## job 101
## uSFFT
module uSFFT #(
    parameter BITWIDTH = 8,
    parameter BINPUT = 2
) (
    input wire iClk,
    input wire iRstN,
    input wire loadW,
    input wire iClr,
    input wire iAReal0,
    input wire iAImg0,
    input wire iAReal1,
    input wire iAImg1,
    input wire iBReal0,
    input wire iBImg0,
    input wire iBReal1,
    input wire iBImg1,
    input wire [BITWIDTH-1:0] iwReal,
    input wire [BITWIDTH-1:0] iwImg,
    output wire oCReal0,
    output wire oCImg0,
    output wire oCReal1,
    output wire oCImg1,
    output wire oDReal0,
    output wire oDImg0,
    output wire oDReal1,
    output wire oDImg1
);
For scale: roughly 600 flip-flops, ~36 I/O pins, roughly 0.034 sq mm of cells after synthesis.
clock: 1.68 ns
lec_check: 0
abc_area: 1
cap_margin: 20
core_margin: 2
core_utilization: 70
cts_cluster_diameter: 397
cts_cluster_size: 16
setup_slack_margin: -0.16
slew_margin: 20
run.sh (not shown) runs the stock make flow with config.mk's settings and CLKGATE_MAP_FILE=.
Job 101: all stages done; final checks FAILED (negative setup slack).
Input changes introduced in job 102 (baseline for comparison: job 101):
Settings: clearing CTS_CLUSTER_DIAMETER, which used to be 397; clearing ABC_AREA, which used to be 1; clearing SETUP_SLACK_MARGIN, which used to be -0.16; swapping 70 for 40 in CORE_UTILIZATION; clearing CTS_CLUSTER_SIZE, which used to be 16; swapping 1.68 for 4.0 in the clock period (ns, I/O delays scaled along).
==> results <==
Mean post-synth cell area: higher on job 102
Compared to job 101, job 102 was floorplanned on a bigger die.
Summary — number of levels in the clock H-tree, job 102 relative to job 101: higher, by 1.
u_uButterfly_out13.u_uSSUB_realeq.acc[0]$_DFF_PN0_ as the capture point of the worst path was reported by job 102, and u_uButterfly_out24.u_uSADD_imgeq.acc[0]$_DFF_PN0_ by job 101.
The peak clock frequency supported by timing of job 102 is lower than that of job 101.
The slowest cell on the critical path comes out sky130_fd_sc_hd__dfrtp_1 in one run and sky130_fd_sc_hd__dfrtp_2 in the other, namely in job 102 and job 101 respectively.
Job 101: all stages done; final checks FAILED (negative setup slack).
Job 102 went all the way through synthesis, placement and routing and the layout is clean on timing, DRC and antenna.
When the final numbers for job 102 and job 101 were put side by side, the design area turned out to be smaller in job 102.
The power density over cell area reported for job 102 is smaller than that of job 101 by 490 mW/mm^2.
Modified inputs, job 103 compared to job 102
Settings: CORE_UTILIZATION changed from 40 to 72; the clock period (ns, I/O delays scaled along) changed from 4.0 to 3.24.
### Flow results
In job 103, global routing usage on met2 is higher than in job 102. On static leakage power, job 103 does better than job 102. In the flow results for job 103 and job 102, the detailed-route wire length on metal 1 is larger on job 102. Job 103 ended up with a lower number of cells in the finished layout apart from fillers than job 102 did. Going from job 102 to job 103, the chip area was found to have gone down by 44%. First-pass GRT wire length deteriorates in job 103 relative to job 102. Job 103: share of the cycle needed by the critical path after routing 21 points above job 102. Relative to job 102, the design area measured on job 103 has decreased by a few percent. Job 102 ended with every stage complete and zero timing, DRC or antenna violations. To summarise job 103: no stage aborted, but the layout did not pass its checks, failing on negative hold slack. Compared with job 102, met2 wire length in job 103 increased by more than 10%. Job 103: critical path depth higher than job 102.
Relative to job 103, the following input files were edited for job 104:
Settings: PLACE_DENSITY newly set to 0.35; SETUP_SLACK_MARGIN newly set to 0.68; the clock period (ns, I/O delays scaled along) changed from 3.24 to 2.28.
### Flow results
Worst hold slack: higher on job 104. For critical path depth, job 104 and job 103 come out practically identical. Worst slack at placement: job 104 vs job 103 down 490 ps. In job 104 the implementation ran to completion but is not tape-out ready, as the final checks report negative setup slack. Taking job 103 as the reference point, the switching share of total power of job 104 rises by 2.7 points. Total number of multi-input combinational cells: job 104 vs job 103 identical. Cells: job 104 has more instances than job 103. Summary of the comparison: maximum fanout encountered on the critical timing path is lower in job 104, relative to job 103. Min setup slack across job 103 and job 104: job 104. Taking job 103 over job 104, the power consumed by combinational cells ratio works out to 0.44. Job 104 ended with more first-pass GRT wire length than job 103.
Here is what was changed in the inputs of job 105 compared with job 104.
Settings: setting CTS_CLUSTER_SIZE to 100 for the first time; removing SETUP_SLACK_MARGIN (formerly 0.68); removing PLACE_DENSITY (formerly 0.35); changing CORE_UTILIZATION from 72 to 55; changing the clock period (ns, I/O delays scaled along) from 2.28 to 3.36.
Results
Job 105: PASS, flow complete, no timing, DRC or antenna violations
Diff job 104 -> job 105: sequential power down about 34%; setup TNS up 4380 ps; flip-flop count flat; power share of the clock group up 6.0 points.
Job 104 → job 105: sequential share of layout area saw an increase; final period demand of the worst path shows an increase of 150 ps; setup slack now larger.
Job 104 → job 105: cell-internal power shrank by 0.0081 W; combinational gate area went down by about 14%.
On wire length after detailed routing, the lower figure sits with job 105, not job 104.

Starting RTL as in the previous note.
Settings: LEC_CHECK=0, CAP_MARGIN=20, CORE_MARGIN=2, CORE_UTILIZATION=16, SLEW_MARGIN=20; clock period 5.32 ns.
Change:
Settings changed: CORE_UTILIZATION 16 to 57.
Clock period 5.32 ns to 3.03 ns, I/O delays scaled along.
Outcome:
- sequential power rises by about 70%
- via count goes up by about 2.4%
- first-iteration DRC count shrinks by 9.2%
- design area drops by about 5%
- power goes up by about 75%
Change:
Settings changed: ABC_AREA set to 1, CORE_UTILIZATION 57 to 69, CTS_CLUSTER_DIAMETER set to 258, PLACE_DENSITY set to 0.37.
Clock period 3.03 ns to 1.51 ns, I/O delays scaled along.
After rerunning: This time the run completed, yet does not pass: setup timing; global-route usage climbs by 14 points; sequential share of layout area drops by 7.7 points; combinational power climbs to 4.2 times its value; utilization climbs by 28 points; wire length climbs by well over a third; via count climbs by well over a third; synthesized area climbs by a few percent; non-clock buffer count climbs by 499; total power climbs by well over a third; first-iteration DRC count climbs to 4.9 times its value.
Change:
Settings changed: CORE_UTILIZATION 69 to 70, CTS_CLUSTER_DIAMETER 258 to unset, CTS_CLUSTER_SIZE set to 16, PLACE_DENSITY 0.37 to unset, SETUP_SLACK_MARGIN set to -0.15.
Clock period 1.51 ns to 1.68 ns, I/O delays scaled along.
Result: The new run finished but failed the layout checks on setup timing. Setup slack improved by 0.75 ns. Clock-buffer cell count increases by 4. Global-route usage goes down by 5.2 points.
Change:
Settings changed: CORE_UTILIZATION 70 to 72, CTS_CLUSTER_SIZE 16 to 98, SETUP_SLACK_MARGIN -0.15 to -0.16.
=> The changed run completed and failed the layout checks on setup timing; count of clock-buffer cells in the layout is higher by 18; clock skew went up by 0.016 ns; final area climbs slightly; register-to-register slack got worse by 0.03 ns; power grows slightly; combinational power went up by a little under a tenth; routed wire length increases by roughly a tenth; via count is higher by a few percent.

uSFFT again, from the RTL that the note above started with.
Settings: LEC_CHECK=0, CAP_MARGIN=15, CORE_ASPECT_RATIO=0.5, CORE_MARGIN=2, CORE_UTILIZATION=70, CTS_CLUSTER_SIZE=41, SETUP_SLACK_MARGIN=0.79, SLEW_MARGIN=20; clock period 3.13 ns.
Edit:
- CAP_MARGIN: 15 -> 20
- CORE_ASPECT_RATIO: 0.5 -> not set
- CORE_UTILIZATION: 70 -> 72
- CTS_CLUSTER_SIZE: 41 -> not set
- SETUP_SLACK_MARGIN: 0.79 -> -0.16
- clock period: 3.13 -> 2.28 ns (I/O delays scaled with it)
Outcome: The new run completed, yet does not pass: negative setup slack. Synthesized area is unchanged. Clock-buffer cell count goes up by 9. Die area goes down by 2.9%. Final cell count goes up by 1.3%. Cell area goes up by 2.2%. Power goes up by 43%. First-iteration DRC count goes up by 4.4%. Core utilization goes up by 3.8 points. Worst hold slack gets worse by 260 ps.
Edit:
- ABC_AREA: not set -> 1
- CTS_CLUSTER_SIZE: not set -> 98
- TNS_END_PERCENT: not set -> 5
- clock period: 2.28 -> 1.68 ns (I/O delays scaled with it)
Effect:
- The new run reached the layout checks and failed them: negative setup slack
- cell area goes up by 6.5%
- non-clock buffer count goes up by 182
- core utilization goes up by 1.4 points
- worst setup slack degrades by 270 ps

run 1:
Starting RTL as in the previous note.
==> flow/config.mk <==
export PLATFORM = sky130hd
export DESIGN_NAME = uSFFT
export DESIGN_NICKNAME = uSFFT
export VERILOG_FILES = /design/flow/design.v
export SDC_FILE = /design/flow/constraint.sdc
export NUM_CORES = 4
export LEC_CHECK = 0
export ABC_AREA = 1
export CAP_MARGIN = 5
export CELL_PAD_IN_SITES_DETAIL_PLACEMENT = 0
export CORE_MARGIN = 2
export CORE_UTILIZATION = 72
export CTS_CLUSTER_SIZE = 44
export GPL_ROUTABILITY_DRIVEN = 0
export SLEW_MARGIN = 20
export TNS_END_PERCENT = 90
==> flow/constraint.sdc <==
create_clock -name core_clock -period 1.68 [get_ports {iClk}]
set_input_delay 0.3360 -clock core_clock [delete_from_list [all_inputs] [get_ports {iClk}]]
set_output_delay 0.3360 -clock core_clock [all_outputs]
set_load 0.01 [all_outputs]
Final checks on run 1, whose flow otherwise completed, came back failing, citing setup timing.
diff inputs: run 1 => run 2
Settings: ABC_AREA: 1 -> unset; PLACE_DENSITY_LB_ADDON: unset -> 0.27; CAP_MARGIN: 5 -> 35; SETUP_SLACK_MARGIN: unset -> 0.34; the clock period (ns, I/O delays scaled along): 1.68 -> 2.85.
Results
Compared to run 1, run 2 has minimum clock period 0.31 ns higher.
Run 2 — post-CTS resize count about 13% higher, run 1 as reference
Comparing worst reg-to-reg path cell count for run 2 and run 1, the bigger number came from run 1.
Run 2 reports a lower core utilization than run 1 does.
Compared with run 1, in run 2 die extent in y fell by about 2.1%; wire length of the first global-routing pass fell by about 9%.
No stage failed in run 2, and the final checks on the layout all came back clean.
Looking at via count of the first global-routing pass, run 2 sits 13% below run 1.
Run 2: register-to-register slack is 0.86 ns higher than what run 1 reported.
Run 2 vs run 1, total wire length went down by 11%.
What run 3 does differently from run 2 at the input level:
Settings: setting PLACE_DENSITY to 0.36 for the first time; changing CTS_CLUSTER_SIZE from 44 to 41; removing PLACE_DENSITY_LB_ADDON (formerly 0.27); changing GPL_ROUTABILITY_DRIVEN from 0 to 1; changing SETUP_SLACK_MARGIN from 0.34 to 0.47; changing the clock period (ns, I/O delays scaled along) from 2.85 to 1.72.
==> comparison <==
From run 2 to run 3, hold buffer count at CTS did not move at all.
The flow ran to completion for all of run 2 and run 3 but run 3, which stopped partway.
Run 3 | ERROR | global routing
Comparing run 3 with run 2, the gate count after technology mapping came out essentially unchanged.
Against run 2, run 3 comes in 326 higher on number of cells after detailed placement.
| post-CTS setup buffer count | higher: run 3 |
Per the comparison of run 3 with run 2, number of nets in the synthesized netlist has remained practically unchanged, post-synthesis simple-gate area fraction has remained practically unchanged, CTS sink count has remained practically unchanged.
Placement-stage cell area | run 3 above run 2
Count of cells resized by post-cts repair (higher): run 3
Detailed-placement wirelength estimate sits higher in run 3 than in run 2.
Synthesized cell area: run 3 vs run 2 identical
For run 4, these inputs were changed with respect to run 3:
Settings: a deleted GPL_ROUTABILITY_DRIVEN that had been 1; a deleted PLACE_DENSITY that had been 0.36; a change of CAP_MARGIN from 35 to 20; a change of CORE_UTILIZATION from 72 to 66; a deleted TNS_END_PERCENT that had been 90; a deleted SETUP_SLACK_MARGIN that had been 0.47; a deleted CELL_PAD_IN_SITES_DETAIL_PLACEMENT that had been 0; a deleted CTS_CLUSTER_SIZE that had been 41; a change of the clock period (ns, I/O delays scaled along) from 1.72 to 2.08.
--- outcome ---
- Run 4: flow complete, layout not clean; failing: setup timing
- Comparing run 3 against run 4, there is no change at all in yosys cell count.
- Site row count grows by a few percent when moving from run 3 to run 4.
- Per the comparison of run 4 with run 3, cell area after placement now sits lower; initial cell density of the core moved down.
- Cmp run 3 and run 4 / core region area / higher: run 4
- Run 4 against run 3: final weighted congestion of routability-driven global placement fell 0.020, number of gates given a new drive strength after cts shows a reduction of about 90%, TritonCTS buffer count went up 10%, total placed cells including tap cells fell by about 1.4%.
What run 5 does differently from run 4 at the input level:
Settings: changing CORE_UTILIZATION from 66 to 40; changing the clock period (ns, I/O delays scaled along) from 2.08 to 3.03.
Results
Run 5: full flow OK, the timing, design-rule and antenna checks passed. Summary of run 5 over run 4: die area rose about 60%; height of the die increased by 28% relative to the old numbers. The setup slack of run 5 is larger than that of run 4. From run 4 to run 5 the numbers moved as follows: layout overhead on the synthesized area -8.7 points; sum of net half-perimeters after detailed placement -11%; utilization -36 points. Run 5 and run 4 ended up with roughly the same flip-flop and latch area. Required time of the critical path was lower in run 4 than in run 5.

uSFFT again, from the RTL that the note above started with.
export LEC_CHECK = 0
export CAP_MARGIN = 30
export CORE_ASPECT_RATIO = 1.61
export CORE_MARGIN = 8
export CORE_UTILIZATION = 24
export CTS_CLUSTER_SIZE = 93
export GPL_TIMING_DRIVEN = 1
export MAX_ROUTING_LAYER = met4
export MIN_ROUTING_LAYER = met2
export PLACE_DENSITY_LB_ADDON = 0.13
export SLEW_MARGIN = 35
export TNS_END_PERCENT = 5
create_clock -name core_clock -period 5.08 [get_ports {iClk}]
==> next run, changes <==
==> flow/config.mk (replaced) <==
export PLATFORM = sky130hd
export DESIGN_NAME = uSFFT
export DESIGN_NICKNAME = uSFFT
export VERILOG_FILES = /design/flow/design.v
export SDC_FILE = /design/flow/constraint.sdc
export NUM_CORES = 4
export LEC_CHECK = 0
export CAP_MARGIN = 30
export CORE_MARGIN = 2
export CORE_UTILIZATION = 53
export CTS_CLUSTER_SIZE = 93
export PLACE_DENSITY = 0.55
export SLEW_MARGIN = 20
export TNS_END_PERCENT = 60
==> flow/constraint.sdc (replaced) <==
create_clock -name core_clock -period 4.0 [get_ports {iClk}]
set_input_delay 0.8000 -clock core_clock [delete_from_list [all_inputs] [get_ports {iClk}]]
set_output_delay 0.8000 -clock core_clock [all_outputs]
set_load 0.01 [all_outputs]
After rerunning: Total power increases by 24%. Worst setup slack degrades by 0.92 ns. Synthesized area does not change. Die area fell by 57%. Synthesized cell count does not change. Global-route usage grows by 4.8 points. Utilization went up by 32 points. Cell area shrinks by 3.2%. Routed wire length goes down by 18%. Hold slack got worse by 0.014 ns. Fmax grows by 5.3%.

job 6992:
uSFFT again, from the RTL that the note above started with.
==> flow/design.v (excerpt) <==
module uSFFT #(
    parameter BITWIDTH = 8,
    parameter BINPUT = 2
) (
    input wire iClk,
    input wire iRstN,
    input wire loadW,
    input wire iClr,
    input wire iAReal0,
    input wire iAImg0,
    input wire iAReal1,
    input wire iAImg1,
    input wire iBReal0,
    input wire iBImg0,
    input wire iBReal1,
    input wire iBImg1,
    input wire [BITWIDTH-1:0] iwReal,
    input wire [BITWIDTH-1:0] iwImg,
    output wire oCReal0,
    output wire oCImg0,
    output wire oCReal1,
    output wire oCImg1,
    output wire oDReal0,
    output wire oDImg0,
    output wire oDReal1,
    output wire oDImg1
);
    wire mid1_Real0;
    wire mid1_Img0;
    wire mid1_Real1;
    wire mid1_Img1;
    wire mid2_Real0;
    wire mid2_Img0;
    wire mid2_Real1;
    wire mid2_Img1;
    uButterfly #(
        .BITWIDTH(BITWIDTH),
        .BINPUT(BINPUT)
    ) u_uButterfly_in1 (
        .iClk(iClk),
        .iRstN(iRstN),
        .loadW(loadW),
        .iClr(iClr),
        .iReal0(iAReal0),
        .iImg0(iAImg0),
  ...
export LEC_CHECK = 0
export CAP_MARGIN = 35
export CELL_PAD_IN_SITES_DETAIL_PLACEMENT = 1
export CELL_PAD_IN_SITES_GLOBAL_PLACEMENT = 1
export CORE_MARGIN = 2
export CORE_UTILIZATION = 66
export GPL_ROUTABILITY_DRIVEN = 0
export GPL_TIMING_DRIVEN = 1
export MIN_ROUTING_LAYER = met1
export PLACE_DENSITY = 0.51
export SLEW_MARGIN = 5
export TNS_END_PERCENT = 35
create_clock -name core_clock -period 4.58 [get_ports {iClk}]
Job 6992: aborted in clock tree synthesis (tool error)
--- input diff job 6992..job 4851 ---
- a deleted PLACE_DENSITY that had been 0.51
- an added PLACE_DENSITY_LB_ADDON of 0.29
- a change of CORE_UTILIZATION from 66 to 40
--- outcome ---
Job 4851: flow completed, timing, DRC and antenna clean
Job 4851: pre-placement core utilization 26 points below job 6992
Going from job 6992 to job 4851, the overall die area was found to have gone up by 0.032 mm2.
Job 4851 vs job 6992: horizontal extent of the die up in job 4851
Input-level comparison between job 7795 and job 4851:
- PLACE_DENSITY_LB_ADDON changed from 0.29 to 0.02
- CELL_PAD_IN_SITES_DETAIL_PLACEMENT changed from 1 to 2
- SETUP_SLACK_MARGIN newly set to 0.02
- MIN_ROUTING_LAYER changed from met1 to met2
--- outcome ---
- Per the final summary, job 7795 finished and its layout is clean on timing, DRC and antenna.
- Job 4851 ran to completion and came out clean on the timing, design-rule and antenna checks.
- Going from job 4851 to job 7795, first-iteration DRC count up 2163, detailed-route wire length per cell up about 14%.
- Job 7795 ended up with a lower register share of the cell area than job 4851 did.
- Per the comparison of job 7795 with job 4851, slew of the pin with the lowest slew margin went down 0.038 ns, routed wire length went up, cell count now sits higher.
- Top routing layer in use: met5 -> job 7795, met4 -> job 4851
- Between job 4851 and job 7795, the non-clock buffer share of cell area does not differ in any meaningful way.
- Setup slack delta for job 7795 relative to job 4851: 0.32 ns lower
#### Input delta (job 4272 over job 7795)
- removing TNS_END_PERCENT (formerly 35)
- removing CELL_PAD_IN_SITES_DETAIL_PLACEMENT (formerly 2)
- removing GPL_ROUTABILITY_DRIVEN (formerly 0)
- removing PLACE_DENSITY_LB_ADDON (formerly 0.02)
- changing SLEW_MARGIN from 5 to 20
- removing GPL_TIMING_DRIVEN (formerly 1)
- changing CORE_UTILIZATION from 40 to 63
- setting CTS_CLUSTER_SIZE to 97 for the first time
- removing CELL_PAD_IN_SITES_GLOBAL_PLACEMENT (formerly 1)
- changing CAP_MARGIN from 35 to 20
- removing MIN_ROUTING_LAYER (formerly met2)
- removing SETUP_SLACK_MARGIN (formerly 0.02)
- changing the clock period (ns, I/O delays scaled along) from 4.58 to 2.45
Results
- Although it ran to completion, job 4272 produced a layout that fails the final checks because of negative setup slack.
- Job 4272 does worse than job 7795 on leakage dissipation.
- Job 4272 gives less via count of the routed design than job 7795 did.
- Comparing job 7795 and job 4272, the higher critical path depth was measured on job 7795.
- Delta(full die area, job 4272 - job 7795) < 0
- The layout-stage area growth over the synthesis result of job 4272 is higher than that of job 7795.
- The lower number of buffers inserted for hold repair after clock tree synthesis came out of job 7795.
- Of job 7795 and job 4272, the run reporting the lower design area was job 7795.
Power and IR drop assume default switching activity.
